==> flow/design.v <==
module control_unit(
    input clk, rst,
    output reg a_sel, b_sel, PP1_CE, PP2_CE, add, PR_CE, PI_CE
);
    parameter S1 = 3'b001,
              S2 = 3'b010,
              S3 = 3'b011,
              S4 = 3'b100,
              S5 = 3'b101;
    reg [2:0] state, next;
    always @(posedge clk or posedge rst) begin
        if (rst)
            state <= S1;
        else
            state <= next;
    end
    always @(*) begin
        next = S1;
        PP1_CE = 0;
        PP2_CE = 0;
        add = 0;
        PR_CE = 0;
        PI_CE = 0;
        a_sel = 0;
        b_sel = 0;
        case (state) 
            S1: begin
					if(!rst)
                next = S2;
                PP1_CE = 1;
            end
            S2: begin
                next = S3;
                a_sel = 1;
                b_sel = 1;					 
                PP2_CE = 1;
            end
            S3: begin
                next = S4;
                b_sel = 1;
                PP1_CE = 1;					
                add = 1;
                PR_CE = 1;
            end
            S4: begin
                next = S5;
                a_sel = 1;
                PP2_CE = 1;
            end
            S5: begin
                next = S1;
                PI_CE = 1;
            end
        endcase
    end
endmodule
module datapath(
    input clk, rst,
    input a_sel, b_sel, PP1_CE, PP2_CE, add, PR_CE, PI_CE,
    input [11:0] ar, ai, br, bi,
    output reg [23:0] Pr, Pi
);
    wire [11:0] a_mux, b_mux;
    reg [23:0] PP1, PP2, PPs;
    wire [23:0] pro;
    assign a_mux = a_sel ? ai : ar;
    assign b_mux = b_sel ? bi : br;
    assign pro = a_mux * b_mux;  
    always @(posedge clk or posedge rst) begin
        if (rst) begin
            PP1 <= 0;
            PP2 <= 0;
        end else begin
            if (PP1_CE) 
                PP1 <= pro;
            if (PP2_CE) 
                PP2 <= pro;
        end
    end
    always @(*) begin
        if (!add)
            PPs = PP1 + PP2;
        else
            PPs = PP1 - PP2;
    end
    always @(posedge clk or posedge rst) begin
        if (rst) begin
            Pr <= 0;
            Pi <= 0;
        end else begin
            if (PR_CE) 
                Pr <= PPs;
            if (PI_CE) 
                Pi <= PPs;
        end
    end
endmodule
module top(
    input rst, clk,
    input [11:0] ar, ai, br, bi,
    output [23:0] Pi, Pr
);
    wire PP1_CE, PP2_CE, a_sel, b_sel, add, PI_CE, PR_CE;
    control_unit uut1(
        .clk(clk),
        .rst(rst),
        .a_sel(a_sel),
        .b_sel(b_sel),
        .PP1_CE(PP1_CE),
        .PP2_CE(PP2_CE),
        .add(add),
        .PR_CE(PR_CE),
        .PI_CE(PI_CE)
    );
    datapath uut2(
        .clk(clk),
        .rst(rst),
        .a_sel(a_sel),
        .b_sel(b_sel),
        .PP1_CE(PP1_CE),
        .PP2_CE(PP2_CE),
        .add(add),
        .PR_CE(PR_CE),
        .PI_CE(PI_CE),
        .ar(ar),
        .ai(ai),
        .br(br),
        .bi(bi),
        .Pr(Pr),
        .Pi(Pi)
    );
endmodule
clock: 5.28 ns
lec_check: 0
abc_area: 1
cap_margin: 20
cell_pad_in_sites_global_placement: 0
core_margin: 2
core_utilization: 65
cts_cluster_diameter: 51
cts_cluster_size: 82
place_density: 0.35
setup_slack_margin: 0.29
slew_margin: 20
tns_end_percent: 55
run.sh (not shown) runs the stock make flow with config.mk's settings and CLKGATE_MAP_FILE=.
The starting point finished but failed the layout checks on setup timing.
Change:
Settings changed: CAP_MARGIN 20 to 40, CELL_PAD_IN_SITES_DETAIL_PLACEMENT from default to 2, CORE_UTILIZATION 65 to 17, CTS_CLUSTER_DIAMETER 51 to default, CTS_CLUSTER_SIZE 82 to default, GPL_ROUTABILITY_DRIVEN from default to 0, GPL_TIMING_DRIVEN from default to 0, MAX_ROUTING_LAYER from default to met4, PLACE_DENSITY 0.35 to default, PLACE_DENSITY_LB_ADDON from default to 0.05, SETUP_SLACK_MARGIN 0.29 to default.
Outcome: The changed run produced a layout that fails on setup timing. Synthesized area does not change. Routed wire length came out higher by 21%. Global-route usage falls by 23 points. Core utilization decreases by 63 points. Die area came out higher to 3.7 times its value. Clock-buffer cell count rises by 2. Design area grows by about 8%. Fmax stays flat. Sequential cell count is unchanged.
Change:
Settings changed: CAP_MARGIN 40 to 20, CELL_PAD_IN_SITES_DETAIL_PLACEMENT 2 to default, CELL_PAD_IN_SITES_GLOBAL_PLACEMENT 0 to 3, CORE_MARGIN 2 to 8, GPL_ROUTABILITY_DRIVEN 0 to default, GPL_TIMING_DRIVEN 0 to default, MAX_ROUTING_LAYER met4 to default, PLACE_DENSITY from default to 0.9, PLACE_DENSITY_LB_ADDON 0.05 to default, SETUP_SLACK_MARGIN from default to -0.26.
After rerunning: The changed run finished but failed the layout checks on setup timing; critical path depth came out lower by 2; area after synthesis stays the same; register-to-register slack improves by 0.14 ns.
Change:
Settings changed: CELL_PAD_IN_SITES_GLOBAL_PLACEMENT 3 to 0, CORE_MARGIN 8 to 2, CORE_UTILIZATION 17 to 32, CTS_CLUSTER_DIAMETER from default to 242, CTS_CLUSTER_SIZE from default to 86, PLACE_DENSITY 0.9 to default, PLACE_DENSITY_LB_ADDON from default to 0.05, SETUP_SLACK_MARGIN -0.26 to -0.34.
Effect:
- The changed run finished but failed the layout checks on setup timing
- die area goes down by 51%
- non-clock buffer count goes down by 23
- wire length goes down by 8.7%
- clock skew goes down by 0.0076 ns
- synthesized cell count does not change
- cell count goes down by 16%

========
RTL: the design.v shown in full above, as it stands there.
export LEC_CHECK = 0
export ABC_AREA = 1
export CAP_MARGIN = 20
export CELL_PAD_IN_SITES_GLOBAL_PLACEMENT = 0
export CORE_MARGIN = 2
export CORE_UTILIZATION = 70
export CTS_CLUSTER_DIAMETER = 51
export CTS_CLUSTER_SIZE = 73
export PLACE_DENSITY_LB_ADDON = 0.29
export SETUP_SLACK_MARGIN = 0.29
export SLEW_MARGIN = 20
export TNS_END_PERCENT = 55
create_clock -name core_clock -period 5.28 [get_ports {clk}]
The starting point aborted during 5_1_grt, error GRT-0116.
Next try:
CELL_PAD_IN_SITES_GLOBAL_PLACEMENT = 3   (was 0)
CORE_MARGIN = 8   (was 2)
CORE_UTILIZATION = 39   (was 70)
CTS_CLUSTER_DIAMETER = 234   (was 51)
CTS_CLUSTER_SIZE = 95   (was 73)
GPL_ROUTABILITY_DRIVEN = 0   (was not set)
PLACE_DENSITY_LB_ADDON = 0.05   (was 0.29)
SETUP_SLACK_MARGIN = -0.21   (was 0.29)
Outcome: This time the run ran to the end with violations: setup timing; die size is higher by about 100%; area after synthesis is unchanged; synthesized cell count is unchanged.
